rev 12:
// pixel_generation
module pixel_generation(
    input clk,                               
    input reset,                             
    input video_on,                          
    input [9:0] x, y,    
    input KEY_UP, KEY_DOWN, KEY_LEFT, KEY_RIGHT,
    output reg [11:0] rgb                    
    );
Settings: LEC_CHECK=0, ABC_AREA=1, CAP_MARGIN=15, CORE_ASPECT_RATIO=1.39, CORE_MARGIN=2, CORE_UTILIZATION=72, CTS_CLUSTER_DIAMETER=391, CTS_CLUSTER_SIZE=10, HOLD_SLACK_MARGIN=0.29, SLEW_MARGIN=20, TNS_END_PERCENT=10; clock period 4.52 ns.
run.sh (not shown) runs the stock make flow with config.mk's settings and CLKGATE_MAP_FILE=.
Rev 12 never completed, since it errored out during global routing.
Input changes introduced in rev 13 (baseline for comparison: rev 12):
Settings: a deleted CTS_CLUSTER_DIAMETER that had been 391; a deleted TNS_END_PERCENT that had been 10; a deleted CORE_ASPECT_RATIO that had been 1.39; a deleted HOLD_SLACK_MARGIN that had been 0.29; a deleted CTS_CLUSTER_SIZE that had been 10; a change of CAP_MARGIN from 15 to 20; a change of CORE_UTILIZATION from 72 to 40; a deleted ABC_AREA that had been 1; a change of the clock period (ns, I/O delays scaled along) from 4.52 to 8.71.
==> comparison <==
Rev 13 did not stop at any stage, and its layout met the timing, design-rule and antenna checks.
Going from rev 12 to rev 13, share of synthesized area spent on multiplexers increased by 2.1 points relative to the old numbers; horizontal die dimension higher; number of nets produced by synthesis lost 507.
When rev 13 is set beside rev 12, its synthesized cell count turns out to be about 22% smaller.
Compared with rev 12, in rev 13 area of the synthesized netlist per yosys stat shows an increase of 220 um2; area of the die higher.

* * *

Setup of lane 1:
pixel_generation again, from the RTL that the note above started with.
clock: 6.82 ns
lec_check: 0
cap_margin: 20
core_margin: 2
core_utilization: 50
cts_cluster_size: 23
gpl_timing_driven: 1
max_routing_layer: met4
setup_slack_margin: 1.81
slew_margin: 20
In summary, lane 1 completed successfully, with a layout that passed the timing, design-rule and antenna checks.
## Diff of input files: lane 2 against lane 1
- removing GPL_TIMING_DRIVEN (formerly 1)
- removing SETUP_SLACK_MARGIN (formerly 1.81)
- removing CTS_CLUSTER_SIZE (formerly 23)
- removing MAX_ROUTING_LAYER (formerly met4)
- changing CORE_UTILIZATION from 50 to 58
- changing the clock period (ns, I/O delays scaled along) from 6.82 to 8.23
[summary]
Lane 2 vs lane 1: worst setup timing slack at the placement stage up in lane 2. Cell count: lane 2 vs lane 1 down 152. Growth of design area from synthesis to finish down 14 points in lane 2 wrt lane 1. Taking lane 1 as the reference, in lane 2 final area lower; maximum count of clock buffers along a single path comparable.

* * *

pixel_generation again, from the RTL that the note above started with.
clock: 5.96 ns
lec_check: 0
cap_margin: 20
core_margin: 2
core_utilization: 68
cts_cluster_diameter: 394
cts_cluster_size: 99
place_density: 0.36
slew_margin: 20
Edit:
Settings changed: CORE_UTILIZATION 68 to 40, CTS_CLUSTER_DIAMETER 394 to not set, CTS_CLUSTER_SIZE 99 to not set, PLACE_DENSITY 0.36 to not set, SETUP_SLACK_MARGIN set to 2.45.
Clock period 5.96 ns to 8.71 ns, I/O delays scaled along.
The changed run ran to the end with no violations. Via count came out lower by a few percent. Worst setup slack is better by 2.3 ns. Register-to-register slack is better by 2.8 ns.
Edit:
Settings changed: CTS_CLUSTER_SIZE set to 44, HOLD_SLACK_MARGIN set to -0.01, SETUP_SLACK_MARGIN 2.45 to not set.
Clock period 8.71 ns to 10.0 ns, I/O delays scaled along.
Via count is lower by 2.3%.
Routed wire length is lower by 2.2%.

* * *

## Q
Starting RTL as in the previous note.
Settings: LEC_CHECK=0, CAP_MARGIN=20, CORE_MARGIN=2, CORE_UTILIZATION=68, CTS_CLUSTER_DIAMETER=394, CTS_CLUSTER_SIZE=99, PLACE_DENSITY=0.36, SETUP_SLACK_MARGIN=-0.46, SLEW_MARGIN=20; clock period 5.06 ns.
| Q | all stages done | FAIL | setup timing |
diff inputs: Q => S
- CTS_CLUSTER_DIAMETER now 177, was 394
- SETUP_SLACK_MARGIN no longer set, was -0.46
- CORE_UTILIZATION now 21, was 68
- PLACE_DENSITY no longer set, was 0.36
- the clock period (ns, I/O delays scaled along) now 10.0, was 5.06
Findings:
- S finished every step from synthesis to the final layout, and the layout passed the timing, design-rule and antenna checks.
- Layout overhead on the synthesized area (lower): S
- Q → S: number of global-route vias before repair decreased 1963, accumulated negative setup slack has increased, total stage count of the critical path saw a decrease.
- Combined buffer and inverter count along the critical path: S vs Q down 1
- Against Q as the reference, S delivers a higher clock-buffer cell count.
- Total routing usage reported by global routing: lower on S

* * *

Starting RTL as in the previous note.
==> flow/design.v (excerpt) <==
module pixel_generation(
    input clk,                               
    input reset,                             
    input video_on,                          
    input [9:0] x, y,    
    input KEY_UP, KEY_DOWN, KEY_LEFT, KEY_RIGHT,
    output reg [11:0] rgb                    
    );
==> flow/config.mk <==
export PLATFORM = sky130hd
export DESIGN_NAME = pixel_generation
export DESIGN_NICKNAME = pixel_generation
export VERILOG_FILES = /design/flow/design.v
export SDC_FILE = /design/flow/constraint.sdc
export NUM_CORES = 4
export LEC_CHECK = 0
export ABC_AREA = 1
export CAP_MARGIN = 15
export CORE_MARGIN = 7
export CORE_UTILIZATION = 72
export CTS_CLUSTER_DIAMETER = 398
export CTS_CLUSTER_SIZE = 72
export MAX_ROUTING_LAYER = met5
export MIN_ROUTING_LAYER = met1
export PLACE_DENSITY = 0.37
export SETUP_SLACK_MARGIN = -0.14
export SLEW_MARGIN = 40
export TNS_END_PERCENT = 100
==> flow/constraint.sdc <==
create_clock -name core_clock -period 4.13 [get_ports {clk}]
set_input_delay 0.8260 -clock core_clock [delete_from_list [all_inputs] [get_ports {clk}]]
set_output_delay 0.8260 -clock core_clock [all_outputs]
set_load 0.01 [all_outputs]
The baseline aborted during global routing (5_1_grt) with GRT-0116.
Edit:
Settings changed: ABC_AREA 1 to unset, CAP_MARGIN 15 to 20, CORE_MARGIN 7 to 2, CORE_UTILIZATION 72 to 57, CTS_CLUSTER_DIAMETER 398 to unset, CTS_CLUSTER_SIZE 72 to unset, MAX_ROUTING_LAYER met5 to unset, MIN_ROUTING_LAYER met1 to unset, PLACE_DENSITY 0.37 to unset, SETUP_SLACK_MARGIN -0.14 to unset, SLEW_MARGIN 40 to 20, TNS_END_PERCENT 100 to unset.
Clock period 4.13 ns to 8.35 ns, I/O delays scaled along.
Outcome: Now the flow produced a clean layout; synthesized area came out higher by 1.9%; synthesized cell count decreases by 22%; die area went up by 10%.
Edit:
Settings changed: CORE_UTILIZATION 57 to 66, MAX_ROUTING_LAYER set to met4.
Clock period 8.35 ns to 9.58 ns, I/O delays scaled along.
Result: The changed run finished with timing, DRC and antenna clean. First-iteration DRC count went up by a quarter to a third. Count of clock-buffer cells in the layout went down by 2. Final cell count went down by a few percent. Hold slack loses 26 ps. Via count went up slightly. Die area went down by roughly a tenth. Area after synthesis does not change. Worst setup slack gains 600 ps.

* * *

Starting RTL as in the previous note.
Settings: LEC_CHECK=0, CAP_MARGIN=20, CORE_MARGIN=2, CORE_UTILIZATION=63, CTS_CLUSTER_DIAMETER=247, MAX_ROUTING_LAYER=met4, MIN_ROUTING_LAYER=met1, SETUP_SLACK_MARGIN=1.06, SLEW_MARGIN=20, TNS_END_PERCENT=70; clock period 5.72 ns.
The baseline completed with no timing, DRC or antenna violations.
Next try:
Settings changed: CORE_UTILIZATION 63 to 67, CTS_CLUSTER_SIZE from default to 86, SETUP_SLACK_MARGIN 1.06 to -0.04.
Clock period 5.72 ns to 4.84 ns, I/O delays scaled along.
The new run produced a layout that fails on negative setup slack.
Final cell count came out higher by 3.6%.
Worst setup slack degrades by 0.85 ns.
Via count is about the same.
Routed wire length came out lower by 3.5%.
Next try:
Settings changed: CORE_UTILIZATION 67 to 72, CTS_CLUSTER_SIZE 86 to 29, PLACE_DENSITY_LB_ADDON from default to 0.26.
After rerunning:
- The new run aborted during global routing (GRT-0116)
- die area decreases by a few percent
- synthesized cell count stays the same
- area after synthesis is unchanged
Next try:
Settings changed: CTS_CLUSTER_SIZE 29 to 21, PLACE_DENSITY_LB_ADDON 0.26 to default, SETUP_SLACK_MARGIN -0.04 to -0.34.
Outcome: Now the flow did not get past detailed routing. Synthesized area stays the same. Synthesized cell count does not change. Die size is unchanged.

* * *

Starting RTL as in the previous note.
export LEC_CHECK = 0
export CAP_MARGIN = 20
export CELL_PAD_IN_SITES_DETAIL_PLACEMENT = 1
export CORE_ASPECT_RATIO = 1.26
export CORE_MARGIN = 4
export CORE_UTILIZATION = 62
export CTS_CLUSTER_DIAMETER = 118
export CTS_CLUSTER_SIZE = 66
export GPL_ROUTABILITY_DRIVEN = 1
export HOLD_SLACK_MARGIN = 0.28
export MIN_ROUTING_LAYER = met2
export PLACE_DENSITY_LB_ADDON = 0.03
export SETUP_SLACK_MARGIN = 1.78
export SLEW_MARGIN = 40
create_clock -name core_clock -period 9.97 [get_ports {clk}]
The starting point did not get past global routing with GRT-0116.
Then changed:
CELL_PAD_IN_SITES_DETAIL_PLACEMENT = unset   (was 1)
CORE_ASPECT_RATIO = unset   (was 1.26)
CORE_MARGIN = 2   (was 4)
CORE_UTILIZATION = 66   (was 62)
CTS_CLUSTER_DIAMETER = 398   (was 118)
CTS_CLUSTER_SIZE = 99   (was 66)
GPL_ROUTABILITY_DRIVEN = unset   (was 1)
HOLD_SLACK_MARGIN = unset   (was 0.28)
MIN_ROUTING_LAYER = unset   (was met2)
PLACE_DENSITY_LB_ADDON = unset   (was 0.03)
SETUP_SLACK_MARGIN = unset   (was 1.78)
SLEW_MARGIN = 20   (was 40)
clock period = 7.29 ns   (was 9.97 ns; I/O delays follow)
After rerunning: Now the flow passed the timing, design-rule and antenna checks; area after synthesis stays the same; die size shrinks by roughly a tenth; synthesized cell count does not change.
